--- flow/config.mk ---
export PLATFORM = sky130hd
export DESIGN_NAME = lc4_core
export DESIGN_NICKNAME = lc4_core
export VERILOG_FILES = /design/flow/design.v
export SDC_FILE = /design/flow/constraint.sdc
export NUM_CORES = 4
export LEC_CHECK = 0
export CAP_MARGIN = 20
export CORE_MARGIN = 2
export CORE_UTILIZATION = 70
export CTS_CLUSTER_SIZE = 98
export GPL_ROUTABILITY_DRIVEN = 1
export GPL_TIMING_DRIVEN = 1
export MAX_ROUTING_LAYER = met4
export PLACE_DENSITY_LB_ADDON = 0.24
export SETUP_SLACK_MARGIN = 5.0
export SLEW_MARGIN = 20
--- flow/constraint.sdc ---
create_clock -name core_clock -period 37.3 [get_ports {clk}]
set_input_delay 7.4600 -clock core_clock [delete_from_list [all_inputs] [get_ports {clk}]]
set_output_delay 7.4600 -clock core_clock [all_outputs]
set_load 0.01 [all_outputs]
--- flow/design.v ---
`timescale 1ns / 1ps
`default_nettype none
module Nbit_reg #(parameter n=1, r=0)
   (input  wire [n-1:0] in,
    output wire [n-1:0] out,
    input  wire         clk,
    input  wire         we,
    input  wire         gwe,
    input  wire         rst
    );
   reg [n-1:0] state;
   assign out = state;
   always @(posedge clk) 
     begin 
       if (gwe & rst) 
         state <= r;
       else if (gwe & we) 
         state <= in; 
     end
endmodule
module gp1(input wire a, b,
           output wire g, p);
   assign g = a & b;
   assign p = a | b;
endmodule
module gp4(input wire [3:0] gin, pin,
           input wire cin,
           output wire gout, pout,
           output wire [2:0] cout);
  assign pout = (&  pin [3:0]);
  assign gout = (gin[0] & pin[1] & pin[2] & pin[3]) |(gin[1] & pin[2] & pin[3])| (gin[2] & pin[3]) | gin[3];
  assign cout[0] = (gin[0] | pin[0] & cin); 
  assign cout[1] = (gin[1] | pin[1] & cout[0]);
  assign cout[2] = (gin[2] | pin[2] & cout[1]);
endmodule
module cla16
  (input wire [15:0]  a, b,
   input wire         cin,
   output wire [15:0] sum);
  wire [15:0] gin, pin;
  genvar i;
  for(i = 0; i < 16; i=i+1) begin
    gp1 g(.a(a[i]), .b(b[i]), .g(gin[i]), .p(pin[i]));
  end
  wire [15:0] cout;
  wire g30_1, p30_1;
  gpn #(4) gf1(.gin(gin[3:0]), .pin(pin[3:0]), .cin(cin), .gout(g30_1), .pout(p30_1), .cout(cout[2:0]));
  assign cout[3] = (cin & p30_1) | g30_1;
  wire g30_2, p30_2;
  gp4 gf2(.gin(gin[7:4]), .pin(pin[7:4]), .cin(cout[3]), .gout(g30_2), .pout(p30_2), .cout(cout[6:4]));
  assign cout[7] = (cout[3] & p30_2) | g30_2;
  wire g30_3, p30_3;
  gp4 gf3(.gin(gin[11:8]), .pin(pin[11:8]), .cin(cout[7]), .gout(g30_3), .pout(p30_3), .cout(cout[10:8]));
  assign cout[11] = (cout[7] & p30_3) | g30_3;
  wire g30_4, p30_4;
  gp4 gf4(.gin(gin[15:12]), .pin(pin[15:12]), .cin(cout[11]), .gout(g30_4), .pout(p30_4), .cout(cout[14:12]));
  assign cout[15] = (cout[11] & p30_4) | g30_4;
  assign sum[0] = a[0] ^ b[0] ^ cin;
  for(i = 1; i < 16; i = i + 1) begin
    assign sum[i] = a[i] ^ b[i] ^ cout[i - 1];
  end
endmodule
module gpn
  #(parameter N = 4)
  (input wire [N-1:0] gin, pin,
   input wire  cin,
   output wire gout, pout,
   output wire [N-2:0] cout);
  assign pout = (&  pin [N - 1:0]);
  wire [N-2: 0] temp;
  genvar i;
  for (i = 0; i < N-1; i = i + 1) begin
    assign temp[i] = gin[i] & (& pin[N-1:i+1]);
  end
  assign gout = (| temp [N-2:0]) | gin[N-1];
  assign cout[0] = (gin[0] | pin[0] & cin); 
  for(i = 0; i < N - 2; i = i + 1) begin
    assign cout[i + 1] = (gin[i + 1] | pin[i + 1] & cout[i]);
  end
endmodule
`timescale 1ns / 1ps
`default_nettype none
module lc4_divider(input  wire [15:0] i_dividend,
                   input  wire [15:0] i_divisor,
                   output wire [15:0] o_remainder,
                   output wire [15:0] o_quotient);
      wire [15:0] temp_rem [16:0];
      wire [15:0] temp_quot [16:0];
      wire [15:0] temp_div [16:0];
      assign temp_rem[0] = 16'b0;
      assign temp_quot[0] = 16'b0;
      assign temp_div[0] = i_dividend;
      genvar i;
      for (i = 0; i < 16; i = i + 1) begin
            lc4_divider_one_iter div_one_iter(.i_dividend(temp_div[i]),
                              .i_divisor(i_divisor),
                              .i_remainder(temp_rem[i]),
                              .i_quotient(temp_quot[i]),
                              .o_dividend(temp_div[i + 1]),
                              .o_remainder(temp_rem[i + 1]),
                              .o_quotient(temp_quot[i + 1]));
      end
      wire divisor_zero_check = (i_divisor == 16'b0);
      assign o_quotient = divisor_zero_check ? 16'b0 : temp_quot[16];
      assign o_remainder = divisor_zero_check ? 16'b0 : temp_rem[16];
endmodule  
module lc4_divider_one_iter(input  wire [15:0] i_dividend,
                            input  wire [15:0] i_divisor,
                            input  wire [15:0] i_remainder,
                            input  wire [15:0] i_quotient,
                            output wire [15:0] o_dividend,
                            output wire [15:0] o_remainder,
                            output wire [15:0] o_quotient);
      wire zerocheck = 0 == i_divisor;
      assign o_dividend = i_dividend << 1;
      wire [15:0] div_shift_t, a_comp_t, prequot, preremainder, tempquot, remshift;
      assign remshift = i_remainder << 1;
      assign div_shift_t = (i_dividend >> 15) & 1'b1;
      assign a_comp_t =  div_shift_t | remshift;
      wire select_t = a_comp_t < i_divisor;
      assign preremainder = (select_t ? a_comp_t : (a_comp_t - i_divisor));
      assign o_remainder = zerocheck ? 16'b0 : preremainder;
      assign tempquot = i_quotient << 1;
      assign prequot = (select_t ? tempquot : tempquot | 1'b1);
      assign o_quotient = zerocheck ? 16'b0 : prequot;
endmodule
`timescale 1ns / 1ps
`default_nettype none
module cla_input_rs (  
      input wire [15:0] insn,
      input wire [15:0] pc,
      input wire [15:0] r1,
      output wire [15:0] rs
);
      assign rs = (insn[15:12] == 4'd1) | (insn[15:12] == 4'd6) | (insn[15:12] == 4'd7) ? r1 : pc;
endmodule
module cla_input_rt (  
      input wire [15:0] insn,
      input wire [15:0] r2,
      input wire [15:0] imm11,
      input wire [15:0] imm5,
      input wire [15:0] uimm7,
      input wire [15:0] imm9,
      input wire [15:0] imm6,
      output wire [15:0] rt
);
      wire [15:0] mux1, mux2;
      assign mux1 = (insn[5:4] == 2'b00) ? r2 : ((insn[5:4] == 2'b01) ? ~r2 : imm5);
      assign mux2 = imm9;
      assign rt = (insn[15:12] == 4'b1100) ? imm11 : 
                  ((insn[15:12] == 4'b0001) ? mux1 : 
                   (insn[15:12] == 4'b0010) ? uimm7 :
                   (insn[15:12] == 4'b0000) ? mux2 :
                   (insn[15:12] == 4'b0110 | insn[15:12] == 4'b0111) ? imm6:
                   16'b0
                  );
endmodule
module cla_input_ci (
      input wire [15:0] insn,
      output wire cin
);
      wire mux_top = (insn[5:3] == 3'b010) ? ((insn[15:12] == 4'b0001) ? 1 : 0) : 0;
      wire mux_bot = (insn[15:12] == 4'b0000 | insn[15:12] == 4'b0100 | insn[15:12] == 4'b1100 | insn[15:12] == 4'b1111) ? 1 : 0;
      assign cin = mux_top | mux_bot;
endmodule
module comparators (
      input wire [15:0] insn,
      input wire [15:0] r1,
      input wire [15:0] r2,
      input wire [15:0] imm7,
      input wire [15:0] uimm7,
      output wire [15:0] comp_out
);
      wire [15:0] mux_rs = (insn[8:7] == 2'b00 | insn[8:7] == 2'b10) ? $signed(r1) : r1; 
      wire [15:0] mux_rt = (insn[8:7] == 2'b00) ? $signed(r2) : 
                        (insn[8:7] == 2'b01) ? r2 :
                        (insn[8:7] == 2'b10) ? imm7 :
                        uimm7;
      wire signed [15:0] signed_comp_out = ($signed(mux_rs) > $signed(mux_rt)) ? 16'b1 : ($signed(mux_rs) == $signed(mux_rt)) ? 16'b0 : 16'hFFFF;
      wire [15:0] unsigned_comp_out = (mux_rs > mux_rt) ? 16'b1 : (mux_rs == mux_rt) ? 16'b0 : 16'hFFFF;
      assign comp_out = (insn[8:7] == 2'b00 | insn[8:7] == 2'b10) ? signed_comp_out : unsigned_comp_out;
endmodule
module lc4_alu(input  wire [15:0] i_insn,
               input wire [15:0]  i_pc,
               input wire [15:0]  i_r1data,
               input wire [15:0]  i_r2data,
               output wire [15:0] o_result);
      wire [15:0] imm5, imm6, imm7, imm9, imm11, uimm4, uimm7, uimm8;
      assign uimm4 = {12'b0, i_insn[3:0]};
      assign uimm7 = {9'b0, i_insn[6:0]};
      assign uimm8 = {8'b0, i_insn[7:0]};
      assign imm5 = {{12{i_insn[4]}}, i_insn[3:0]};
      assign imm6 = {{11{i_insn[5]}}, i_insn[4:0]};
      assign imm7 = {{10{i_insn[6]}}, i_insn[5:0]};
      assign imm9 = {{8{i_insn[8]}}, i_insn[7:0]};
      assign imm11 = {{6{i_insn[10]}}, i_insn[9:0]};
      wire cla_cin;
      wire [15:0] cla_rt, cla_rs;
      cla_input_ci get_cin(.insn(i_insn), .cin(cla_cin));
      cla_input_rs get_rs(.insn(i_insn), .pc(i_pc), .r1(i_r1data), .rs(cla_rs));
      cla_input_rt get_rt(.insn(i_insn), .r2(i_r2data), .imm11(imm11), .imm5(imm5), .uimm7(uimm7), .imm9(imm9), .imm6(imm6), .rt(cla_rt));
      wire [15:0] cla_output;
      cla16 get_cla_out(.a(cla_rs), .b(cla_rt), .cin(cla_cin), .sum(cla_output));
      wire [15:0] mult_out = i_r1data * i_r2data;
      wire [15:0] div_out, mod_out;
      lc4_divider div(.i_dividend(i_r1data), .i_divisor(i_r2data), .o_remainder(mod_out), .o_quotient(div_out));
      wire [15:0] math_mux = (i_insn[5:3] == 3'b011) ? div_out : (i_insn[5:3] == 3'b001) ? mult_out : cla_output;
      wire [15:0] comp_result;
      comparators get_comp(.insn(i_insn), .r1(i_r1data), .r2(i_r2data), .imm7(imm7), .uimm7(uimm7), .comp_out(comp_result));
      wire signed [15:0] sra_temp = $signed(i_r1data) >>> uimm4;
      wire [15:0] shift_result = (i_insn[5:4] == 2'b00) ? (i_r1data << uimm4) : 
                              (i_insn[5:4] == 2'b01) ? sra_temp : 
                              (i_insn[5:4] == 2'b10) ? (i_r1data >> uimm4) : 
                              mod_out;
      wire [15:0] hiconst = (i_r1data & 8'hFF) | (uimm8 << 8);
      wire [15:0] trap = 16'h8000 | uimm8;
      wire [15:0] basic_log = (i_insn[5:3] == 3'b000) ? i_r1data & i_r2data :
                              (i_insn[5:3] == 3'b001) ? ~i_r1data :
                              (i_insn[5:3] == 3'b010) ? i_r1data | i_r2data :
                              (i_insn[5:3] == 3'b011) ? i_r1data ^ i_r2data :
                              i_r1data & imm5;
      wire [15:0] jsr_out =  (i_insn[11] == 1) ? ((i_pc & 16'h8000) | (i_insn[10:0] << 4)) : i_r1data;
      wire [15:0] jmp_out = (i_insn[11] == 1) ? cla_output : i_r1data;
      assign o_result =  (i_insn[15:12] == 4'b0100) ? jsr_out : 
                        (i_insn[15:12] == 4'b0101) ? basic_log : 
                        (i_insn[15:12] == 4'b1101) ? hiconst : 
                        (i_insn[15:12] == 4'b1111) ? trap :  
                        (i_insn[15:12] == 4'b1001) ? imm9 : 
                        (i_insn[15:12] == 4'b1010) ? shift_result : 
                        (i_insn[15:12] == 4'b0010) ? comp_result : 
                        (i_insn[15:12] == 4'b0001) ? math_mux : 
                        (i_insn[15:12] == 4'b1100) ? jmp_out : 
                        (i_insn[15:12] == 4'b0000) ? cla_output : 
                        (i_insn[15:12] == 4'b0110) ? cla_output : 
                        (i_insn[15:12] == 4'b0111) ? cla_output :
                        (i_insn[15:12] == 4'b1000) ? i_r1data : 
                        16'b0;
endmodule
`timescale 1ns / 1ps
`default_nettype none
module lc4_decoder(input  wire [15:0] insn,                
                   output wire [ 2:0] r1sel,               
                   output wire        r1re,                
                   output wire [ 2:0] r2sel,               
                   output wire        r2re,                
                   output wire [ 2:0] wsel,                
                   output wire        regfile_we,          
                   output wire        nzp_we,              
                   output wire        select_pc_plus_one,  
                   output wire        is_load,             
                   output wire        is_store,            
                   output wire        is_branch,           
                   output wire        is_control_insn      
                   );
   wire [3:0] opcode = insn[15:12];
   assign     is_branch = (opcode == 4'b0000 & insn != 0);
   wire       is_arith = (opcode == 4'b0001);
   wire       is_add = (is_arith & (insn[5:3] == 3'b000));
   wire       is_mul = (is_arith & (insn[5:3] == 3'b001));
   wire       is_sub = (is_arith & (insn[5:3] == 3'b010));
   wire       is_div = (is_arith & (insn[5:3] == 3'b011));
   wire       is_addi = (is_arith & insn[5]);
   wire       is_compare = (opcode == 4'b0010);
   wire       is_cmp = (is_compare & (insn[8:7] == 2'b00));
   wire       is_cmpu = (is_compare & (insn[8:7] == 2'b01));
   wire       is_cmpi = (is_compare & (insn[8:7] == 2'b10));
   wire       is_cmpiu = (is_compare & (insn[8:7] == 2'b11));
   wire       is_jsr = (insn[15:11] == 5'b01001);
   wire       is_jsrr = (insn[15:11] == 5'b01000);
   wire       is_logic = (opcode == 4'b0101);
   wire       is_and = (is_logic & (insn[5:3] == 3'b000));
   wire       is_not = (is_logic & (insn[5:3] == 3'b001));
   wire       is_or = (is_logic & (insn[5:3] == 3'b010));
   wire       is_xor = (is_logic & (insn[5:3] == 3'b011));
   wire       is_andi = (is_logic & insn[5]);
   wire       is_ldr = (opcode == 4'b0110);
   wire       is_str = (opcode == 4'b0111);
   wire       is_rti = (opcode == 4'b1000);
   wire       is_const = (opcode == 4'b1001);
   wire       is_shift = (opcode == 4'b1010);
   wire       is_sll = (is_shift & (insn[5:4] == 2'b00));
   wire       is_sra = (is_shift & (insn[5:4] == 2'b01));
   wire       is_srl = (is_shift & (insn[5:4] == 2'b10));
   wire       is_mod = (is_shift & (insn[5:4] == 2'b11));
   wire       is_jmpr = (insn[15:11] == 5'b11000);
   wire       is_jmp = (insn[15:11] == 5'b11001);
   wire       is_hiconst = (opcode == 4'b1101);
   wire       is_trap = (opcode == 4'b1111);
   assign r1sel = (is_compare | is_hiconst) ? insn[11:9] :   
                  (is_rti) ? 3'd7 : insn[8:6];
   assign r1re = is_arith | 
                 is_compare | 
                 is_jsrr | 
                 is_logic | 
                 is_ldr | 
                 is_str | 
                 is_rti | 
                 is_shift | 
                 is_jmpr |
                 is_hiconst
                 ;
   assign r2sel = (is_str) ? insn[11:9] : insn[2:0];  
   assign r2re = is_add | is_mul |  is_sub | is_div |
                 is_cmp | is_cmpu |
                 is_and | is_or | is_xor |
                 is_str |
                 is_mod;
   assign wsel = (is_jsr | is_jsrr | is_trap) ? 3'd7 : insn[11:9];   
   assign regfile_we = is_arith | is_jsr | is_jsrr | is_logic | is_ldr | is_const | is_shift | is_hiconst | is_trap;
   assign nzp_we = regfile_we | is_compare;
   assign select_pc_plus_one = is_trap | is_jsrr | is_jsr;
   assign is_load = is_ldr;
   assign is_store = is_str;
   assign is_control_insn =  is_jsr | is_jsrr | is_rti | is_jmpr | is_jmp | is_trap;
endmodule
`timescale 1ns / 1ps
`default_nettype none
module lc4_regfile #(parameter n = 16)
   (input  wire         clk,
    input  wire         gwe,
    input  wire         rst,
    input  wire [  2:0] i_rs,       
    output wire [n-1:0] o_rs_data,  
    input  wire [  2:0] i_rt,       
    output wire [n-1:0] o_rt_data,  
    input  wire [  2:0] i_rd,       
    input  wire [n-1:0] i_wdata,    
    input  wire         i_rd_we     
    );
    wire [8:0] registers_write_q;
    wire [16:0] o_data_temp [8:0];
    genvar i;
    for (i = 0; i < 8; i=i+1) begin
        assign registers_write_q[i] = (i_rd == i) & i_rd_we;
        Nbit_reg #(16, 0) thing_register(.in(i_wdata), .out(o_data_temp[i]), .clk(clk), .we(registers_write_q[i]), .gwe(gwe), .rst(rst));
    end
    assign o_rs_data = i_rs == 0 ? o_data_temp[0] :
                       i_rs == 1 ? o_data_temp[1] :
                       i_rs == 2 ? o_data_temp[2] :
                       i_rs == 3 ? o_data_temp[3] :
                       i_rs == 4 ? o_data_temp[4] :
                       i_rs == 5 ? o_data_temp[5] :
                       i_rs == 6 ? o_data_temp[6] :
                       o_data_temp[7];
    assign o_rt_data = i_rt == 0 ? o_data_temp[0] :
                       i_rt == 1 ? o_data_temp[1] :
                       i_rt == 2 ? o_data_temp[2] :
                       i_rt == 3 ? o_data_temp[3] :
                       i_rt == 4 ? o_data_temp[4] :
                       i_rt == 5 ? o_data_temp[5] :
                       i_rt == 6 ? o_data_temp[6] :
                       o_data_temp[7];
endmodule
`timescale 1ns / 1ps
`default_nettype none
module lc4_processor
   (input  wire        clk,                 
    input wire         rst,  
    input wire         gwe,  
    output wire [15:0] o_cur_pc,  
    input wire [15:0]  i_cur_insn,  
    output wire [15:0] o_dmem_addr,  
    input wire [15:0]  i_cur_dmem_data,  
    output wire        o_dmem_we,  
    output wire [15:0] o_dmem_towrite,  
    output wire [1:0]  test_stall,  
    output wire [15:0] test_cur_pc,  
    output wire [15:0] test_cur_insn,  
    output wire        test_regfile_we,  
    output wire [2:0]  test_regfile_wsel,  
    output wire [15:0] test_regfile_data,  
    output wire        test_nzp_we,  
    output wire [2:0]  test_nzp_new_bits,  
    output wire        test_dmem_we,  
    output wire [15:0] test_dmem_addr,  
    output wire [15:0] test_dmem_data,  
    input wire [7:0]   switch_data,  
    output wire [7:0]  led_data  
    );
   wire [15:0]   pc;       
   wire [15:0]   next_pc;  
   wire stall_load = is_load_X && ((r1sel_D_pre == wsel_X && r1re_D_pre) ||
                     ((r2sel_D_pre == wsel_X && r2re_D_pre) && ~is_store_D_pre));
   wire not_stall_q = ~stall_load && (~is_load_X || ~is_branch_D_pre);
   wire branched_q = (is_control_insn_X) || (is_branch_X & nzp_correct);
   wire [15:0] i_cur_insn_F = branched_q ? 16'b0 : i_cur_insn;
   wire [15:0] pc_F = branched_q ? 16'b0 : pc;
   wire [1:0] stall_F = branched_q ? 2'd2 : (not_stall_q ? 2'd0 : 2'd3);
   Nbit_reg #(16, 16'h8200) pc_reg (.in(next_pc), .out(pc), .clk(clk), .we(not_stall_q), .gwe(gwe), .rst(rst));
   wire [15:0] pc_D_pre, i_cur_insn_D_pre;
   Nbit_reg #(16, 16'h8200) pc_reg_D (.in(pc_F), .out(pc_D_pre), .clk(clk), .we(not_stall_q), .gwe(gwe), .rst(rst));
   Nbit_reg #(16, 16'b0) i_cur_insn_reg_D (.in(i_cur_insn_F), .out(i_cur_insn_D_pre), .clk(clk), .we(not_stall_q), .gwe(gwe), .rst(rst));
   wire [1:0] stall_D_pre;
   Nbit_reg #(2, 2'b10) stall_reg_D(.in(stall_F), .out(stall_D_pre), .clk(clk), .we(not_stall_q), .gwe(gwe), .rst(rst));
   wire [2:0] r1sel_D_pre, r2sel_D_pre, wsel_D_pre;
   wire r1re_D_pre, r2re_D_pre, regfile_we_D_pre, nzp_we_D_pre, select_pc_plus_one_D_pre, is_load_D_pre, is_store_D_pre, is_branch_D_pre, is_control_insn_D_pre;
   lc4_decoder decodermain(.insn(i_cur_insn_D_pre),  .r1sel(r1sel_D_pre), .r1re(r1re_D_pre), .r2sel(r2sel_D_pre), .r2re(r2re_D_pre), .wsel(wsel_D_pre), .regfile_we(regfile_we_D_pre), .nzp_we(nzp_we_D_pre), .select_pc_plus_one(select_pc_plus_one_D_pre), .is_load(is_load_D_pre), .is_store(is_store_D_pre), .is_branch(is_branch_D_pre), .is_control_insn(is_control_insn_D_pre));
   wire [15:0] o_rs_data1, o_rt_data1;
   lc4_regfile #(16) theregisterfile(.clk(clk), .gwe(gwe), .rst(rst),
    .i_rs(r1sel_D_pre),       
    .o_rs_data(o_rs_data1),  
    .i_rt(r2sel_D_pre),       
    .o_rt_data(o_rt_data1),  
    .i_rd_we(regfile_we_W),     
    .i_rd(wsel_W),       
    .i_wdata(i_wdata)    
    );
   wire[15:0] o_rs_data = (r1sel_D_pre == wsel_W) && regfile_we_W && r1re_D_pre ? i_wdata : o_rs_data1;
   wire[15:0] o_rt_data = (r2sel_D_pre == wsel_W) && regfile_we_W && r2re_D_pre ? i_wdata : o_rt_data1;
   wire [15:0] pc_plus_1, pc_plus_1_D;
   cla16 cla_one(.a(pc), .b(0), .cin(1), .sum(pc_plus_1));
   Nbit_reg #(16, 16'b0) pc_plus_one_reg_D(.in(pc_plus_1), .out(pc_plus_1_D), .clk(clk), .we(not_stall_q), .gwe(gwe), .rst(rst));
   wire r1re_D, r2re_D, regfile_we_D, nzp_we_D, select_pc_plus_one_D, is_load_D, is_store_D, is_branch_D, is_control_insn_D;
   wire nop_question = branched_q || ~not_stall_q;
   wire [15:0] pc_D = nop_question ? 16'b0 :  pc_D_pre;
   wire[15:0] i_cur_insn_D = nop_question ? 16'b0 :  i_cur_insn_D_pre;
   wire [2:0] r1sel_D,r2sel_D, wsel_D;
   assign r1sel_D = nop_question ? 3'b0 :  r1sel_D_pre;
   assign r2sel_D = nop_question ? 3'b0 :  r2sel_D_pre;
   assign wsel_D = nop_question ? 3'b0 :  wsel_D_pre;
   assign r1re_D = nop_question ? 1'b0 :  r1re_D_pre;
   assign r2re_D = nop_question ? 1'b0 :  r2re_D_pre;
   assign regfile_we_D = nop_question ? 1'b0 :  regfile_we_D_pre;
   assign select_pc_plus_one_D = nop_question ? 1'b0 :  select_pc_plus_one_D_pre;
   assign is_load_D = nop_question ? 1'b0 : is_load_D_pre;
   assign is_store_D = nop_question ? 1'b0 :  is_store_D_pre;
   assign is_branch_D = nop_question ? 1'b0 :  is_branch_D_pre;
   assign is_control_insn_D = nop_question ? 1'b0 :  is_control_insn_D_pre;
   assign nzp_we_D = nop_question ? 1'b0 :  nzp_we_D_pre;
   wire [1:0] stall_D = branched_q ? 2'b10 : (not_stall_q ? stall_D_pre : 2'b11);
   wire [1:0] stall_X;
   wire [2:0] r1sel_X,r2sel_X, wsel_X;
   wire r1re_X, r2re_X, regfile_we_X, nzp_we_X, select_pc_plus_one_X, is_load_X, is_store_X, is_branch_X, is_control_insn_X;
   wire [15:0] pc_X, o_rs_data_X, o_rt_data_X, i_cur_insn_X, pc_plus_1_X;
   Nbit_reg #(2, 2'b10) stall_reg_X(.in(stall_D), .out(stall_X), .clk(clk), .we(1'b1), .gwe(gwe), .rst(rst));
   Nbit_reg #(16, 16'h8200) pc_reg_X (.in(pc_D), .out(pc_X), .clk(clk), .we(1'b1), .gwe(gwe), .rst(rst));
   Nbit_reg #(16, 0) reg_rs_X (.in(o_rs_data), .out(o_rs_data_X), .clk(clk), .we(1'b1), .gwe(gwe), .rst(rst));
   Nbit_reg #(16, 0) reg_rt_X (.in(o_rt_data), .out(o_rt_data_X), .clk(clk), .we(1'b1), .gwe(gwe), .rst(rst));
   Nbit_reg #(16, 16'b0) pc_plus_one_reg_X(.in(pc_plus_1_D), .out(pc_plus_1_X), .clk(clk), .we(1'b1), .gwe(gwe), .rst(rst));
   Nbit_reg #(3, 0) r1sel_reg_X (.in(r1sel_D), .out(r1sel_X), .clk(clk), .we(1'b1), .gwe(gwe), .rst(rst));
   Nbit_reg #(3, 0) r2sel_reg_X (.in(r2sel_D), .out(r2sel_X), .clk(clk), .we(1'b1), .gwe(gwe), .rst(rst));
   Nbit_reg #(3, 0) wsel_reg_X (.in(wsel_D), .out(wsel_X), .clk(clk), .we(1'b1), .gwe(gwe), .rst(rst));
   Nbit_reg #(1, 0) r1re_reg_X (.in(r1re_D), .out(r1re_X), .clk(clk), .we(1'b1), .gwe(gwe), .rst(rst));
   Nbit_reg #(1, 0) r2re_reg_X (.in(r2re_D), .out(r2re_X), .clk(clk), .we(1'b1), .gwe(gwe), .rst(rst));
   Nbit_reg #(1, 0) regfile_we_reg_X (.in(regfile_we_D), .out(regfile_we_X), .clk(clk), .we(1'b1), .gwe(gwe), .rst(rst));
   Nbit_reg #(1, 0) nzp_we_reg_X (.in(nzp_we_D), .out(nzp_we_X), .clk(clk), .we(1'b1), .gwe(gwe), .rst(rst));
   Nbit_reg #(1, 0) select_pc_plus_one_reg_X (.in(select_pc_plus_one_D), .out(select_pc_plus_one_X), .clk(clk), .we(1'b1), .gwe(gwe), .rst(rst));
   Nbit_reg #(1, 0) is_load_reg_X (.in(is_load_D), .out(is_load_X), .clk(clk), .we(1'b1), .gwe(gwe), .rst(rst));
   Nbit_reg #(1, 0) is_store_reg_X (.in(is_store_D), .out(is_store_X), .clk(clk), .we(1'b1), .gwe(gwe), .rst(rst));
   Nbit_reg #(1, 0) is_branch_reg_X (.in(is_branch_D), .out(is_branch_X), .clk(clk), .we(1'b1), .gwe(gwe), .rst(rst));
   Nbit_reg #(1, 0) is_control_insn_reg_X (.in(is_control_insn_D), .out(is_control_insn_X), .clk(clk), .we(1'b1), .gwe(gwe), .rst(rst));
   Nbit_reg #(16, 0) i_cur_insn_reg_X (.in(i_cur_insn_D), .out(i_cur_insn_X), .clk(clk), .we(1'b1), .gwe(gwe), .rst(rst));
   wire [15:0] bypass_r1_1 = (r1sel_X == wsel_W) && regfile_we_W ? i_wdata : o_rs_data_X;
   wire [15:0] bypass_r2_1 = (r2sel_X == wsel_W) && regfile_we_W ? i_wdata : o_rt_data_X;
   wire [15:0] bypass_r1_full = (r1sel_X == wsel_M) && regfile_we_M ? alu_result_M : bypass_r1_1;
   wire [15:0] bypass_r2_full = (r2sel_X == wsel_M) && regfile_we_M ? alu_result_M : bypass_r2_1;
   wire [15:0] alu_result;
   lc4_alu alu_main(.i_insn(i_cur_insn_X), .i_pc(pc_X), .i_r1data(bypass_r1_full), .i_r2data(bypass_r2_full),
               .o_result(alu_result));
   wire [1:0] stall_M;
   Nbit_reg #(2, 2'b10) stall_reg_M(.in(stall_X), .out(stall_M), .clk(clk), .we(1'b1), .gwe(gwe), .rst(rst));
   wire [15:0] pc_M;
   Nbit_reg #(16, 16'h8200) pc_reg_M (.in(pc_X), .out(pc_M), .clk(clk), .we(1'b1), .gwe(gwe), .rst(rst));
   wire [15:0] o_rs_data_M;
   wire [15:0] o_rt_data_M_1;
   wire [15:0] alu_result_M;
   Nbit_reg #(16, 0) reg_rs_M (.in(bypass_r1_full), .out(o_rs_data_M), .clk(clk), .we(1'b1), .gwe(gwe), .rst(rst));
   Nbit_reg #(16, 0) reg_rt_M (.in(bypass_r2_full), .out(o_rt_data_M_1), .clk(clk), .we(1'b1), .gwe(gwe), .rst(rst));
   Nbit_reg #(16, 0) alu_result_reg_M (.in(alu_result), .out(alu_result_M), .clk(clk), .we(1'b1), .gwe(gwe), .rst(rst));
   wire[15:0] pc_plus_1_M;
   Nbit_reg #(16, 16'b0) pc_plus_one_reg_M(.in(pc_plus_1_X), .out(pc_plus_1_M), .clk(clk), .we(1'b1), .gwe(gwe), .rst(rst));
   wire [15:0] i_cur_insn_M;
   wire [2:0] r1sel_M, r2sel_M, wsel_M;
   wire r1re_M, r2re_M, regfile_we_M, nzp_we_M, select_pc_plus_one_M, is_load_M, is_store_M, is_branch_M, is_control_insn_M;
   Nbit_reg #(3, 0) r1sel_reg_M (.in(r1sel_X), .out(r1sel_M), .clk(clk), .we(1'b1), .gwe(gwe), .rst(rst));
   Nbit_reg #(3, 0) r2sel_reg_M (.in(r2sel_X), .out(r2sel_M), .clk(clk), .we(1'b1), .gwe(gwe), .rst(rst));
   Nbit_reg #(3, 0) wsel_reg_M (.in(wsel_X), .out(wsel_M), .clk(clk), .we(1'b1), .gwe(gwe), .rst(rst));
   Nbit_reg #(1, 0) r1re_reg_M (.in(r1re_X), .out(r1re_M), .clk(clk), .we(1'b1), .gwe(gwe), .rst(rst));
   Nbit_reg #(1, 0) r2re_reg_M (.in(r2re_X), .out(r2re_M), .clk(clk), .we(1'b1), .gwe(gwe), .rst(rst));
   Nbit_reg #(1, 0) regfile_we_reg_M (.in(regfile_we_X), .out(regfile_we_M), .clk(clk), .we(1'b1), .gwe(gwe), .rst(rst));
   Nbit_reg #(1, 0) nzp_we_reg_M (.in(nzp_we_X), .out(nzp_we_M), .clk(clk), .we(1'b1), .gwe(gwe), .rst(rst));
   Nbit_reg #(1, 0) select_pc_plus_one_reg_M (.in(select_pc_plus_one_X), .out(select_pc_plus_one_M), .clk(clk), .we(1'b1), .gwe(gwe), .rst(rst));
   Nbit_reg #(1, 0) is_load_reg_M (.in(is_load_X), .out(is_load_M), .clk(clk), .we(1'b1), .gwe(gwe), .rst(rst));
   Nbit_reg #(1, 0) is_store_reg_M (.in(is_store_X), .out(is_store_M), .clk(clk), .we(1'b1), .gwe(gwe), .rst(rst));
   Nbit_reg #(1, 0) is_branch_reg_M (.in(is_branch_X), .out(is_branch_M), .clk(clk), .we(1'b1), .gwe(gwe), .rst(rst));
   Nbit_reg #(1, 0) is_control_insn_reg_M (.in(is_control_insn_X), .out(is_control_insn_M), .clk(clk), .we(1'b1), .gwe(gwe), .rst(rst));
   Nbit_reg #(16, 0) i_cur_insn_reg_M (.in(i_cur_insn_X), .out(i_cur_insn_M), .clk(clk), .we(1'b1), .gwe(gwe), .rst(rst));
   wire [15:0] o_rt_data_M =  regfile_we_W && is_store_M && r2sel_M == wsel_W ? i_wdata : o_rt_data_M_1;
   wire [15:0] o_dmem_towrite_M = is_store_M ? o_rt_data_M : 16'b0;
   wire o_dmem_we_M = is_store_M;
   wire [15:0] o_dmem_addr_M = (is_load_M | is_store_M) ? alu_result_M : 16'b0;
   assign o_dmem_we = o_dmem_we_M;
   assign o_dmem_addr = o_dmem_addr_M;
   assign o_dmem_towrite = o_dmem_towrite_M;
   wire [15:0] i_cur_dmem_data_M = i_cur_dmem_data;
   Nbit_reg #(2, 2'b10) stall_reg_W(.in(stall_M), .out(test_stall), .clk(clk), .we(1'b1), .gwe(gwe), .rst(rst));
   wire [15:0] o_dmem_addr_W, o_dmem_towrite_W, i_cur_dmem_data_W;
   wire o_dmem_we_W;
   Nbit_reg #(16, 0) o_dem_addr_reg_W (.in(o_dmem_addr_M), .out(o_dmem_addr_W), .clk(clk), .we(1'b1), .gwe(gwe), .rst(rst));
   Nbit_reg #(16, 0) o_dem_towrite_reg_W (.in(o_dmem_towrite_M), .out(o_dmem_towrite_W), .clk(clk), .we(1'b1), .gwe(gwe), .rst(rst));
   Nbit_reg #(1, 0) o_dem_we_reg_W (.in(o_dmem_we_M), .out(o_dmem_we_W), .clk(clk), .we(1'b1), .gwe(gwe), .rst(rst));
   Nbit_reg #(16, 0) i_cur_dmem_data_reg_W (.in(i_cur_dmem_data_M), .out(i_cur_dmem_data_W), .clk(clk), .we(1'b1), .gwe(gwe), .rst(rst));
   wire[15:0] pc_plus_1_W;
   Nbit_reg #(16, 16'b0) pc_plus_one_reg_W(.in(pc_plus_1_M), .out(pc_plus_1_W), .clk(clk), .we(1'b1), .gwe(gwe), .rst(rst));
   wire [15:0] pc_W;
   Nbit_reg #(16, 16'h8200) pc_reg_W (.in(pc_M), .out(pc_W), .clk(clk), .we(1'b1), .gwe(gwe), .rst(rst));
   wire [15:0] o_rs_data_W;
   wire [15:0] o_rt_data_W;
   wire [15:0] alu_result_W;
   Nbit_reg #(16, 0) reg_rs_W (.in(o_rs_data_M), .out(o_rs_data_W), .clk(clk), .we(1'b1), .gwe(gwe), .rst(rst));
   Nbit_reg #(16, 0) reg_rt_W (.in(o_rt_data_M), .out(o_rt_data_W), .clk(clk), .we(1'b1), .gwe(gwe), .rst(rst));
   Nbit_reg #(16, 0) alu_result_reg_W (.in(alu_result_M), .out(alu_result_W), .clk(clk), .we(1'b1), .gwe(gwe), .rst(rst));
   wire [15:0] i_cur_insn_W;
   wire [2:0] r1sel_W, r2sel_W, wsel_W;
   wire r1re_W, r2re_W, regfile_we_W, nzp_we_W, select_pc_plus_one_W, is_load_W, is_store_W, is_branch_W, is_control_insn_W;
   Nbit_reg #(3, 0) r1sel_reg_W (.in(r1sel_M), .out(r1sel_W), .clk(clk), .we(1'b1), .gwe(gwe), .rst(rst));
   Nbit_reg #(3, 0) r2sel_reg_W (.in(r2sel_M), .out(r2sel_W), .clk(clk), .we(1'b1), .gwe(gwe), .rst(rst));
   Nbit_reg #(3, 0) wsel_reg_W (.in(wsel_M), .out(wsel_W), .clk(clk), .we(1'b1), .gwe(gwe), .rst(rst));
   Nbit_reg #(1, 0) r1re_reg_W (.in(r1re_M), .out(r1re_W), .clk(clk), .we(1'b1), .gwe(gwe), .rst(rst));
   Nbit_reg #(1, 0) r2re_reg_W (.in(r2re_M), .out(r2re_W), .clk(clk), .we(1'b1), .gwe(gwe), .rst(rst));
   Nbit_reg #(1, 0) regfile_we_reg_W (.in(regfile_we_M), .out(regfile_we_W), .clk(clk), .we(1'b1), .gwe(gwe), .rst(rst));
   Nbit_reg #(1, 0) nzp_we_reg_W (.in(nzp_we_M), .out(nzp_we_W), .clk(clk), .we(1'b1), .gwe(gwe), .rst(rst));
   Nbit_reg #(1, 0) select_pc_plus_one_reg_W (.in(select_pc_plus_one_M), .out(select_pc_plus_one_W), .clk(clk), .we(1'b1), .gwe(gwe), .rst(rst));
   Nbit_reg #(1, 0) is_load_reg_W (.in(is_load_M), .out(is_load_W), .clk(clk), .we(1'b1), .gwe(gwe), .rst(rst));
   Nbit_reg #(1, 0) is_store_reg_W (.in(is_store_M), .out(is_store_W), .clk(clk), .we(1'b1), .gwe(gwe), .rst(rst));
   Nbit_reg #(1, 0) is_branch_reg_W (.in(is_branch_M), .out(is_branch_W), .clk(clk), .we(1'b1), .gwe(gwe), .rst(rst));
   Nbit_reg #(1, 0) is_control_insn_reg_W (.in(is_control_insn_M), .out(is_control_insn_W), .clk(clk), .we(1'b1), .gwe(gwe), .rst(rst));
   Nbit_reg #(16, 0) i_cur_insn_reg_W (.in(i_cur_insn_M), .out(i_cur_insn_W), .clk(clk), .we(1'b1), .gwe(gwe), .rst(rst));
   wire [15:0] nzp_new_bits_input = is_control_insn_X ? pc_plus_1_X : alu_result;
   wire [2:0] nzp_new_bits = ($signed(nzp_new_bits_input) == 0) ? 3'b010 : 
                        ($signed(nzp_new_bits_input) > 0) ? 3'b001 :
                        3'b100;
   wire nzp_from_load = is_load_M && ~(nzp_we_X && ~is_load_X);
   wire [2:0] nzp_load_bits = ($signed(i_cur_dmem_data) == 0) ? 3'b010 :
                              ($signed(i_cur_dmem_data) > 0) ? 3'b001 :
                              3'b100;
   wire [2:0] nzp_reg_in = nzp_from_load ? nzp_load_bits : nzp_new_bits;
   wire [2:0] nzp_new_bits_M;
   Nbit_reg #(3, 0) nzp_reg_M (.in(nzp_new_bits), .out(nzp_new_bits_M), .clk(clk), .we(1'b1), .gwe(gwe), .rst(rst));
   wire [2:0] nzp_new_bits_W;
   Nbit_reg #(3, 0) nzp_reg_W (.in(nzp_new_bits_M), .out(nzp_new_bits_W), .clk(clk), .we(1'b1), .gwe(gwe), .rst(rst));
   wire nzp_correct = i_cur_insn_X[11] == 1 & nzp_old_bits == 3'b100 | 
                     i_cur_insn_X[10] == 1 & nzp_old_bits == 3'b010 |
                     i_cur_insn_X[9] == 1 & nzp_old_bits == 3'b001;
   wire [2:0] nzp_old_bits;
   Nbit_reg #(3, 0) nzp_reg (.in(nzp_reg_in), .out(nzp_old_bits), .clk(clk), .we(nzp_we_X | is_load_M), .gwe(gwe), .rst(rst));
   assign next_pc = (branched_q) ? alu_result : pc_plus_1;
   wire [15:0] alu_datamem_output = is_load_W ? i_cur_dmem_data_W : alu_result_W;
   wire [15:0] i_wdata = (select_pc_plus_one_W ? pc_plus_1_W : alu_datamem_output);
   assign test_cur_pc = pc_W;
   assign test_cur_insn = i_cur_insn_W;
   assign test_regfile_wsel = wsel_W;
   assign test_regfile_data = regfile_we_W ? i_wdata : 16'b0;
   assign test_nzp_we = nzp_we_W;
   assign test_dmem_we = is_store_W;
   assign test_nzp_new_bits = is_load_W ? ($signed(i_cur_dmem_data_W) == 0) ? 3'b010 : 
                        ($signed(i_cur_dmem_data_W) > 0) ? 3'b001 :
                        3'b100 : nzp_new_bits_W;
   assign test_dmem_addr = o_dmem_addr_W;
   assign test_dmem_data = is_store_W ? o_dmem_towrite_W : (is_load_W ? i_cur_dmem_data_W : 16'b0);
   assign test_regfile_we = regfile_we_W;
   assign o_cur_pc = pc;
endmodule
`timescale 1ns / 1ps
`default_nettype none
module lc4_core
   (input  wire        clk,
    input  wire        rst,
    output wire [15:0] o_cur_pc,
    input  wire [15:0] i_cur_insn,
    output wire [15:0] o_dmem_addr,
    input  wire [15:0] i_cur_dmem_data,
    output wire        o_dmem_we,
    output wire [15:0] o_dmem_towrite,
    output wire [1:0]  test_stall,
    output wire [15:0] test_cur_pc,
    output wire [15:0] test_cur_insn,
    output wire        test_regfile_we,
    output wire [2:0]  test_regfile_wsel,
    output wire [15:0] test_regfile_data,
    output wire        test_nzp_we,
    output wire [2:0]  test_nzp_new_bits,
    output wire        test_dmem_we,
    output wire [15:0] test_dmem_addr,
    output wire [15:0] test_dmem_data
    );
   wire [7:0] led_unused;
   lc4_processor proc (.clk(clk), .rst(rst), .gwe(1'b1),
                       .o_cur_pc(o_cur_pc), .i_cur_insn(i_cur_insn),
                       .o_dmem_addr(o_dmem_addr), .i_cur_dmem_data(i_cur_dmem_data),
                       .o_dmem_we(o_dmem_we), .o_dmem_towrite(o_dmem_towrite),
                       .test_stall(test_stall), .test_cur_pc(test_cur_pc),
                       .test_cur_insn(test_cur_insn), .test_regfile_we(test_regfile_we),
                       .test_regfile_wsel(test_regfile_wsel), .test_regfile_data(test_regfile_data),
                       .test_nzp_we(test_nzp_we), .test_nzp_new_bits(test_nzp_new_bits),
                       .test_dmem_we(test_dmem_we), .test_dmem_addr(test_dmem_addr),
                       .test_dmem_data(test_dmem_data),
                       .switch_data(8'd0), .led_data(led_unused));
endmodule
--- flow/run.sh ---
#!/bin/bash
# the make line also repeats each setting of config.mk as NAME=value (left out here)
make -C /OpenROAD-flow-scripts/flow DESIGN_CONFIG=/design/flow/config.mk WORK_HOME=/design/flow/orfs CLKGATE_MAP_FILE= finish
==> impl_metrics.json, run 1 <==
{
  "clock-sinks": 515,
  "io_buffers": 173,
  "fp_util_pct": 70.4,
  "ctsHoldBuffers": 0,
  "adder_share_pct": 15.2,
  "fp.dieH_um": 260,
  "lastStage": "5_1_grt",
  "avgSynthCellArea_um2": 7.41,
  "ff_type": "dfxtp_1",
  "num_rows": 94,
  "yosysChipArea_mm2": 0.0460,
  "async_flop_share_pct": 0,
  "top_area_cell": "dfxtp_1",
  "top_cells_by_count": "nand2_1, nor2_1, a21oi_1",
  "ys_sh_xor_pct": 4.48,
  "mux_share_pct": 3.20,
  "ys_seq_elements": 515,
  "die_x_um": 260,
  "place.gp.congestion": 1.23,
  "root_buffer": "clkbuf_16",
  "dp_hpwl_um": 134000,
  "clock_path_buffers": 3,
  "ys.warnings.count": 10,
  "ios": 174,
  "h-tree-depth": 2,
  "place_ws_ns": -0.781,
  "synthCells": 6209,
  "yosysTopAreaCellShare_pct": 22.4,
  "enable_flop_cells": 0,
  "status": "stopped before the end",
  "yosysSeqAreaShare_pct": 22.4,
  "post_synth_instance_area_mm2": 0.0460,
  "most_common_cell": "nand2_1",
  "core_mm2": 0.0654,
  "cts_buffers": 46,
  "dieArea_mm2": 0.0678,
  "top_logic_kind": "AND-OR/OR-AND gates",
  "simple_gate_area_share_pct": 23.6,
  "yosys_cells": 6209,
  "placed_area_mm2": 0.0491,
  "synthTopCellsByArea": "dfxtp_1, ha_1, nand2_1",
  "yosys.area_share.aoi_pct": 25.1,
  "synth.distinct_cells": 105
}
## metrics by stage
step | instances | hold slack [ns]
floorplan | 6215 | 0.389
global placement | 7031 | 0.392
detailed placement | 7031 | 0.401
CTS | 7325 | 0.437
## what timing repair did
item / 4_1_cts
setup buffers: 203
gates cloned: 5
pin swaps: 160
gates resized: 393
setup endpoints to repair: 38
endpoints found under the hold margin: 0
==> run 2: changes to the inputs <==
CORE_UTILIZATION = 72   (was 70)
HOLD_SLACK_MARGIN = -0.1   (was not set)
clock period = 35.8 ns   (was 37.3 ns; I/O delays follow)
==> run 2 against run 1 <==
Against the previous run:
- die area shrank 2.7%
- synthesized area did not move
- synthesized cell count is the same
- the run again fails in 5_1_grt
==> impl_metrics.json, run 2 <==
{
  "yosysTopAreaCellShare_pct": 22.4,
  "root_buffer": "clkbuf_16",
  "top_cells_by_count": "nand2_1, nor2_1, a21oi_1",
  "gr-total-overflow": 185,
  "ios": 174,
  "synthCells": 6209,
  "ys_seq_elements": 515,
  "dieArea_mm2": 0.0660,
  "cts_buffers": 46,
  "async_flop_share_pct": 0,
  "placedCellCount": 7020,
  "ff_type": "dfxtp_1",
  "fp.dieH_um": 257,
  "adder_share_pct": 15.2,
  "core_mm2": 0.0632,
  "yosysSeqAreaShare_pct": 22.4,
  "simple_gate_area_share_pct": 23.6,
  "die_x_um": 257,
  "grtUsageTotal_pct": 78.1,
  "yosys.area_share.aoi_pct": 25.1,
  "yosys_cells": 6209,
  "h-tree-depth": 2,
  "top_logic_kind": "AND-OR/OR-AND gates",
  "status": "stopped before the end",
  "yosysChipArea_mm2": 0.0460,
  "post_synth_instance_area_mm2": 0.0460,
  "place.gp.congestion": 1.29,
  "fp_util_pct": 72.8,
  "ys_sh_xor_pct": 4.48,
  "most_common_cell": "nand2_1",
  "io_buffers": 173,
  "enable_flop_cells": 0,
  "dp_hpwl_um": 127000,
  "lastStage": "5_1_grt",
  "mux_share_pct": 3.20,
  "num_rows": 92,
  "firstError": "[ERROR GRT-0116] Global routing finished with congestion. Check the congestion regions in the DRC Viewer.",
  "synthTopCellsByArea": "dfxtp_1, ha_1, nand2_1",
  "ys.warnings.count": 10,
  "clock_path_buffers": 3,
  "ctsHoldBuffers": 0,
  "synth.distinct_cells": 105,
  "top_area_cell": "dfxtp_1",
  "avgSynthCellArea_um2": 7.41,
  "clock-sinks": 515
}
run 2: through the flow:
step           setup WS (ns)  hold WS, ns  area [um^2]  util (%)
2_1_floorplan           4.25        0.389        47100         -
3_3_place_gp           0.358        0.394        49400      78.2
3_5_place_dp          -0.671        0.394        49400      78.2
4_1_cts                 4.10        0.432        55400      87.7
run 2: layer usage:
metal	GRT overflow	GRT usage (%)
met4	62	74.1
met1	11	76.8
met5	-	-
met3	10	63.5
met2	102	92.6
run 2: repair_timing:
item | CTS
cloned | 9
pin swaps | 231
endpoints found under the setup margin | 38
setup buffers | 306
resized | 441
==> run 3: changes to the inputs <==
CORE_UTILIZATION = 11   (was 72)
CTS_CLUSTER_SIZE = not set   (was 98)
GPL_ROUTABILITY_DRIVEN = not set   (was 1)
GPL_TIMING_DRIVEN = not set   (was 1)
HOLD_SLACK_MARGIN = not set   (was -0.1)
MAX_ROUTING_LAYER = not set   (was met4)
PLACE_DENSITY_LB_ADDON = not set   (was 0.24)
SETUP_SLACK_MARGIN = not set   (was 5.0)
clock period = 52.5 ns   (was 35.8 ns; I/O delays follow)
==> run 3 against run 2 <==
Against the previous run:
- now clean on timing, DRC and antenna
- synthesized cell count unchanged
- die area went up to 6.4 times the previous value
- synthesized area stayed put
==> impl_metrics.json, run 3 <==
{
  "yosysChipArea_mm2": 0.0460,
  "crit_buf_inv": 8,
  "ys.warnings.count": 10,
  "yosysSeqAreaShare_pct": 22.4,
  "fin_tns_setup_ns": 0,
  "detail_route.wl_per_cell_um": 17.9,
  "critPathLaunchType": "flop",
  "core_mm2": 0.417,
  "drt-initial-drc-count": 5652,
  "cpMostUsedCell": "ha_1",
  "wl_um": 210000,
  "cp.arrival_ns": 46.24,
  "clock-sinks": 515,
  "rsz0062_at_grt": "false",
  "worstHoldPathCells": 1,
  "vias": 47500,
  "required_ns": 53.06,
  "worst_slack_ns": 6.82,
  "ios": 174,
  "dr.pass1.iters": 7,
  "ff_type": "dfxtp_1",
  "cts_buffers": 48,
  "adder_share_pct": 15.2,
  "top_cells_by_count": "nand2_1, nor2_1, a21oi_1",
  "r2r_start": "proc.is_load_reg_W.state$_SDFF_PP0_",
  "clock_path_buffers": 3,
  "grt_max_degree": 118,
  "relSlewSlack_pct": 15.2,
  "h-tree-depth": 2,
  "rrSetupSlack_ns": 6.82,
  "clock-skew-final_ns": 0.0847,
  "hold_class": "flop to flop",
  "enable_flop_cells": 0,
  "holdWs_ns": 0.409,
  "r2r_cells": 153,
  "post-route-util_pct": 13.5,
  "cpMaxStageDelayCell": "o31ai_1",
  "top_logic_kind": "AND-OR/OR-AND gates",
  "place.gp.congestion": 0.980,
  "io_buffers": 173,
  "hold_path.startpoint": "proc.stall_reg_X.state[1]$_SDFF_PP1_",
  "setup_violations": 0,
  "yosys.area_share.aoi_pct": 25.1,
  "fp.dieH_um": 651,
  "hold_end": "proc.stall_reg_M.state[1]$_SDFF_PP1_",
  "final_nets": 6721,
  "fp_util_pct": 11.0,
  "mux_share_pct": 3.20,
  "worstSetupEndpointType": "flop",
  "dp_hpwl_um": 152000,
  "drv_cap": 0,
  "cts-resized-gates": 0,
  "syn2layout_area_growth_pct": 21.8,
  "dieArea_mm2": 0.424,
  "die_x_um": 651,
  "cp-startpoint": "proc.is_load_reg_W.state$_SDFF_PP0_",
  "synthCells": 6209,
  "fillers": 47800,
  "antenna_found_initial": 9,
  "cpPeakStageDelay_ns": 1.08,
  "async_flop_share_pct": 0,
  "root_buffer": "clkbuf_16",
  "reg2reg_to": "proc.nzp_reg.state[3]$_DFF_P_",
  "yosysTopAreaCellShare_pct": 22.4,
  "hold_viol": 0,
  "cts_setup_buffers": 0,
  "worst_pin_slew_ns": 1.26,
  "crit_family": "AND-OR/OR-AND gates",
  "num_rows": 237,
  "most_common_cell": "nand2_1",
  "drc": 0,
  "place_ws_ns": 7.98,
  "gr-total-overflow": 0,
  "ant_nets": 0,
  "yosys_cells": 6209,
  "worstSetupPathType": "flop to flop",
  "ctsHoldBuffers": 0,
  "finalCritPeriodShare_pct": 87.0,
  "slew_violations": 0,
  "clock.fmax_mhz": 21.9,
  "status": "timing/DRC/antenna clean",
  "post_synth_instance_area_mm2": 0.0460,
  "top_area_cell": "dfxtp_1",
  "cp_num_cells": 153,
  "grt_pass1_vias": 44500,
  "simple_gate_area_share_pct": 23.6,
  "warnings": 87,
  "clock_latency_ns": 0.71,
  "endpoint": "proc.nzp_reg.state[3]$_DFF_P_",
  "avgSynthCellArea_um2": 7.41,
  "path_max_fanout": 32,
  "cts_tree": "done",
  "grtUsageTotal_pct": 9.38,
  "viasPerCell": 4.04,
  "clk_pin_slew_ns": 0.07,
  "ys_sh_xor_pct": 4.48,
  "period_needed_ns": 45.68,
  "ys_seq_elements": 515,
  "grt_pass1_wl_um": 304000,
  "synth.distinct_cells": 105,
  "synthTopCellsByArea": "dfxtp_1, ha_1, nand2_1"
}
## run 3: per-stage QoR
stage | instances | cell area [um^2]
detailed placement | 11600 | 54400
global placement | 11600 | 54300
global route | 11700 | 56000
floorplan | 6215 | 46100
CTS | 11700 | 56000
finish | 11700 | 56100
## run 3: cell type report
class | count | area [um^2] | area share [%]
Multi-Input combinational cell | 5019 | 33200 | 59.3
Sequential cell | 515 | 10300 | 18.4
Tap cell | 5497 | 6880 | 12.3
Timing Repair Buffer | 322 | 2870 | 5.12
Clock buffer | 63 | 1350 | 2.40
Inverter | 285 | 1070 | 1.91
Clock inverter | 25 | 312 | 0.556
Antenna cell | 17 | 42.5 | 0.0759
## run 3: metal layers
layer  up-vias  routed length, um  GRT usage, %
met4         8              15600          5.58
met2      2364              92400          15.0
met1     22800              84000          11.8
li1      21800                  -             -
met3       555              17700          1.52
met5         -                 50             0
==> run 4: changes to the inputs <==
CORE_UTILIZATION = 40   (was 11)
SETUP_SLACK_MARGIN = 5.0   (was not set)
clock period = 39.0 ns   (was 52.5 ns; I/O delays follow)
==> run 4 against run 3 <==
Against the previous run:
- via count increased by 3.3%
- hold slack about the same
- clock skew shrank 0.036 ns
- final area up 0.65%
- largest cell class unchanged
- setup slack lost 1.1 ns
- maximum frequency increased by 37%
- non-clock buffer count increased by 306
- die area down 72%
- first-iteration DRC count fell by 14%
==> impl_metrics.json, run 4 <==
{
  "yosysChipArea_mm2": 0.0460,
  "dr.pass1.iters": 6,
  "reg2reg_to": "proc.nzp_reg.state[3]$_DFF_P_",
  "ys_seq_elements": 515,
  "cpMostUsedCell": "a21oi_2",
  "detail_route.wl_per_cell_um": 25.4,
  "yosysTopAreaCellShare_pct": 22.4,
  "most_common_cell": "nand2_1",
  "synthTopCellsByArea": "dfxtp_1, ha_1, nand2_1",
  "top_logic_kind": "AND-OR/OR-AND gates",
  "drt-initial-drc-count": 4863,
  "root_buffer": "clkbuf_16",
  "avgSynthCellArea_um2": 7.41,
  "required_ns": 39.51,
  "fp_util_pct": 40.3,
  "syn2layout_area_growth_pct": 22.6,
  "grt_pass1_wl_um": 295000,
  "finalCritPeriodShare_pct": 85.4,
  "fillers": 11300,
  "worstHoldPathCells": 1,
  "clock.fmax_mhz": 30.0,
  "fin_area_mm2": 0.0564,
  "core_mm2": 0.114,
  "grtUsageTotal_pct": 32.9,
  "worstSetupEndpointType": "flop",
  "slew_violations": 0,
  "clk_pin_slew_ns": 0.07,
  "clock-skew-final_ns": 0.0491,
  "status": "timing/DRC/antenna clean",
  "cts_buffers": 51,
  "gr-total-overflow": 0,
  "period_needed_ns": 33.30,
  "adder_share_pct": 15.2,
  "cpMaxStageDelayCell": "o2bb2ai_1",
  "fin_tns_setup_ns": 0,
  "warnings": 82,
  "mux_share_pct": 3.20,
  "io_buffers": 173,
  "regArea_mm2": 0.0103,
  "final_nets": 7035,
  "place.gp.congestion": 1.04,
  "antenna_found_initial": 6,
  "path_max_fanout": 8,
  "ys_sh_xor_pct": 4.48,
  "yosysSeqAreaShare_pct": 22.4,
  "vias": 49000,
  "ys.warnings.count": 10,
  "ff_type": "dfxtp_1",
  "post_synth_instance_area_mm2": 0.0460,
  "rrSetupSlack_ns": 5.70,
  "viasPerCell": 6.08,
  "critPathLaunchType": "flop",
  "drc": 0,
  "ios": 174,
  "crit_family": "AND-OR/OR-AND gates",
  "simple_gate_area_share_pct": 23.6,
  "top_area_cell": "dfxtp_1",
  "r2r_cells": 166,
  "setup_violations": 0,
  "relSlewSlack_pct": 17.3,
  "yosys.area_share.aoi_pct": 25.1,
  "crit_buf_inv": 17,
  "hold_viol": 0,
  "ant_nets": 0,
  "drv_cap": 0,
  "worst_pin_slew_ns": 1.21,
  "die_x_um": 343,
  "grt_pass1_vias": 45300,
  "synth.distinct_cells": 105,
  "yosys_cells": 6209,
  "num_rows": 124,
  "top_cells_by_count": "nand2_1, nor2_1, a21oi_1",
  "async_flop_share_pct": 0,
  "placed_area_mm2": 0.0499,
  "r2r_start": "proc.r1sel_reg_X.state[0]$_SDFF_PP0_",
  "hold_path.startpoint": "proc.stall_reg_X.state[1]$_SDFF_PP1_",
  "clock_path_buffers": 3,
  "rsz0062_at_grt": "false",
  "cp-startpoint": "proc.r1sel_reg_X.state[0]$_SDFF_PP0_",
  "worstSetupPathType": "flop to flop",
  "dieArea_mm2": 0.118,
  "cp_num_cells": 166,
  "enable_flop_cells": 0,
  "hold_class": "flop to flop",
  "clock_latency_ns": 0.63,
  "logic_area_mm2": 0.0358,
  "cp.arrival_ns": 33.81,
  "synthCells": 6209,
  "hold_end": "proc.stall_reg_M.state[1]$_SDFF_PP1_",
  "wl_um": 205000,
  "cpPeakStageDelay_ns": 0.74,
  "fp.dieH_um": 343,
  "grt_max_degree": 101,
  "endpoint": "proc.nzp_reg.state[3]$_DFF_P_",
  "h-tree-depth": 2,
  "cts_tree": "done",
  "clock-sinks": 515,
  "dp_hpwl_um": 145000
}
## run 4: timing repair
item / in CTS / in global routing
setup endpoints to repair: 38 / 38
hold buffers: 0 / 0
resized: 262 / 404
pin swaps: 77 / 247
gates cloned: 3 / 8
setup buffers: 75 / 155
## run 4: layer usage
metal / global-route usage, % / wire length, um / vias up
met5: 0 / 13 / -
met4: 14.8 / 11300 / 2
met3: 5.85 / 18400 / 584
met2: 51.7 / 90800 / 2458
met1: 43.9 / 84500 / 23600
li1: - / - / 22400
## run 4: per-stage QoR
stage | utilization, % | cells | setup WS, ns | hold slack [ns]
6_report | 49.4 | 8061 | 5.70 | 0.409
5_1_grt | 49.4 | 8057 | 4.48 | 0.427
4_1_cts | 46.8 | 7894 | 5.01 | 0.411
3_5_place_dp | 43.7 | 7723 | -0.214 | 0.397
3_3_place_gp | 43.7 | 7722 | -0.389 | 0.394
2_1_floorplan | - | 6215 | 5.01 | 0.389
## run 4: layout make-up
| cell class | instances | share of cell area (%) |
|---|---|---|
| Inverter | 285 | 1.91 |
| Tap cell | 1512 | 3.35 |
| Multi-Input combinational cell | 5024 | 63.4 |
| Antenna cell | 4 | 0.0177 |
| Clock buffer | 68 | 2.50 |
| Clock inverter | 25 | 0.765 |
| Timing Repair Buffer | 628 | 9.70 |
| Sequential cell | 515 | 18.3 |
==> run 5: changes to the inputs <==
ABC_AREA = 1   (was not set)
CORE_UTILIZATION = 58   (was 40)
CTS_CLUSTER_DIAMETER = 278   (was not set)
PLACE_DENSITY = 0.42   (was not set)
clock period = 31.8 ns   (was 39.0 ns; I/O delays follow)
==> run 5 against run 4 <==
Against the previous run:
- critical path depth increased by 89
- maximum frequency decreased by 1.0%
- cell count decreased by 0.89%
- hold slack got worse by 0.027 ns
- highest routed layer unchanged
- now fails the layout checks on setup timing
- clock-buffer cell count increased by 9
- setup slack got worse by 7.5 ns
==> impl_metrics.json, run 5 <==
{
  "clock-sinks": 515,
  "grt_max_degree": 116,
  "gr-total-overflow": 0,
  "simple_gate_area_share_pct": 22.9,
  "setup_violations": 38,
  "holdWs_ns": 0.382,
  "ys_sh_xor_pct": 3.51,
  "grtUsageTotal_pct": 44.9,
  "worstSetupEndpointType": "flop",
  "ant_nets": 0,
  "top_area_cell": "dfxtp_1",
  "fin_cells": 7989,
  "drt-initial-drc-count": 6792,
  "dp_hpwl_um": 119000,
  "required_ns": 32.28,
  "worstHoldPathCells": 2,
  "worst_slack_ns": -1.84,
  "post_synth_instance_area_mm2": 0.0426,
  "mux_share_pct": 0.117,
  "detail_route.wl_per_cell_um": 23.6,
  "cp_num_cells": 255,
  "avgSynthCellArea_um2": 6.71,
  "rrSetupSlack_ns": -1.84,
  "reg2reg_to": "proc.nzp_reg_M.state[0]$_SDFF_PP0_",
  "endpoint": "proc.nzp_reg_M.state[0]$_SDFF_PP0_",
  "h-tree-depth": 2,
  "hold_class": "flop to flop",
  "crit_buf_inv": 42,
  "critPathLaunchType": "flop",
  "place.gp.congestion": 1.08,
  "r2r_start": "proc.r1sel_reg_X.state[2]$_SDFF_PP0_",
  "period_needed_ns": 33.64,
  "warnings": 90,
  "viasPerCell": 6.25,
  "ios": 174,
  "r2r_cells": 255,
  "antenna_found_initial": 13,
  "yosysSeqAreaShare_pct": 24.2,
  "fp_util_pct": 58.5,
  "num_rows": 99,
  "cp-startpoint": "proc.r1sel_reg_X.state[2]$_SDFF_PP0_",
  "final_nets": 7511,
  "slew_violations": 0,
  "cpMaxStageDelayCell": "fa_2",
  "cpMostUsedCell": "nand2_1",
  "grt_pass1_vias": 45700,
  "place_ws_ns": -0.783,
  "yosysTopAreaCellShare_pct": 24.2,
  "yosysChipArea_mm2": 0.0426,
  "status": "finished with violations",
  "clock_path_buffers": 3,
  "clk_pin_slew_ns": 0.09,
  "crit_family": "simple AND/OR/NAND/NOR gates",
  "so_faults": "setup timing",
  "relSlewSlack_pct": 22.1,
  "fillers": 5376,
  "yosys.area_share.aoi_pct": 21.4,
  "finalCritPeriodShare_pct": 106,
  "top_logic_kind": "simple AND/OR/NAND/NOR gates",
  "synth.distinct_cells": 72,
  "rsz0062_at_grt": "true",
  "async_flop_share_pct": 0,
  "die_x_um": 275,
  "synthCells": 6351,
  "yosys_cells": 6351,
  "adder_share_pct": 16.4,
  "ctsHoldBuffers": 0,
  "cp.arrival_ns": 34.12,
  "ys.warnings.count": 10,
  "worstSetupPathType": "flop to flop",
  "clock.fmax_mhz": 29.7,
  "top_cells_by_count": "nand2_1, inv_1, nor2_1",
  "dieArea_mm2": 0.0757,
  "wl_um": 189000,
  "drc": 0,
  "clock-skew-final_ns": 0.0605,
  "dr.pass1.iters": 20,
  "ff_type": "dfxtp_1",
  "worst_pin_slew_ns": 1.17,
  "io_buffers": 173,
  "path_max_fanout": 8,
  "most_common_cell": "nand2_1",
  "drv_cap": 0,
  "ys_seq_elements": 515,
  "cpPeakStageDelay_ns": 0.40,
  "hold_end": "proc.i_cur_insn_reg_W.state[4]$_SDFF_PP0_",
  "syn2layout_area_growth_pct": 29.2,
  "enable_flop_cells": 0,
  "grt_pass1_wl_um": 262000,
  "hold_viol": 0,
  "fp.dieH_um": 275,
  "root_buffer": "clkbuf_16",
  "placedCellCount": 7458,
  "vias": 49900,
  "cts_tree": "done",
  "synthTopCellsByArea": "dfxtp_1, ha_1, nand2_1",
  "hold_path.startpoint": "proc.i_cur_insn_reg_M.state[4]$_SDFF_PP0_",
  "cts_buffers": 52,
  "core_mm2": 0.0728,
  "clock_latency_ns": 0.65
}
## run 5: per-layer routing
| metal | GRT usage [%] | up-vias | wire (um) | part of all wire, % |
|---|---|---|---|---|
| met3 | 11.6 | 1242 | 24100 | 13 |
| met2 | 71.8 | 3493 | 81500 | 43 |
| met5 | 0 | - | 228 | 0.12 |
| met1 | 53.7 | 23100 | 66800 | 35 |
| li1 | - | 22100 | - | - |
| met4 | 28.4 | 23 | 16000 | 8.5 |
## run 5: per-stage QoR
stage | setup TNS, ns | utilization [%] | cell area (um^2)
finish | -46.64 | 75.6 | 55100
global placement | -0.539 | 64.7 | 47100
floorplan | 0 | - | 43500
global route | -101.78 | 75.5 | 55000
detailed placement | -10.18 | 64.7 | 47100
CTS | 0 | 72.1 | 52500
## run 5: repair_timing
action                                  4_1_cts  5_1_grt
gates resized                               313      361
endpoints found under the setup margin       38       38
cloned                                        4        0
setup buffers                               294      129
hold endpoints to repair                      0        0
pin swaps                                   222      262
## run 5: layout make-up
cell class                 count  area, um^2  share of cell area [%]
clock inverter                16         225                   0.409
timing repair buffer         859        7100                    12.9
multi-input combinational   4602       31000                    56.2
antenna                       10        25.0                  0.0455
inverter                     949        3660                    6.65
tap                          959        1200                    2.18
sequential                   515       10300                    18.8
timing repair inverter         2        13.8                  0.0250
clock buffer                  77        1540                    2.79
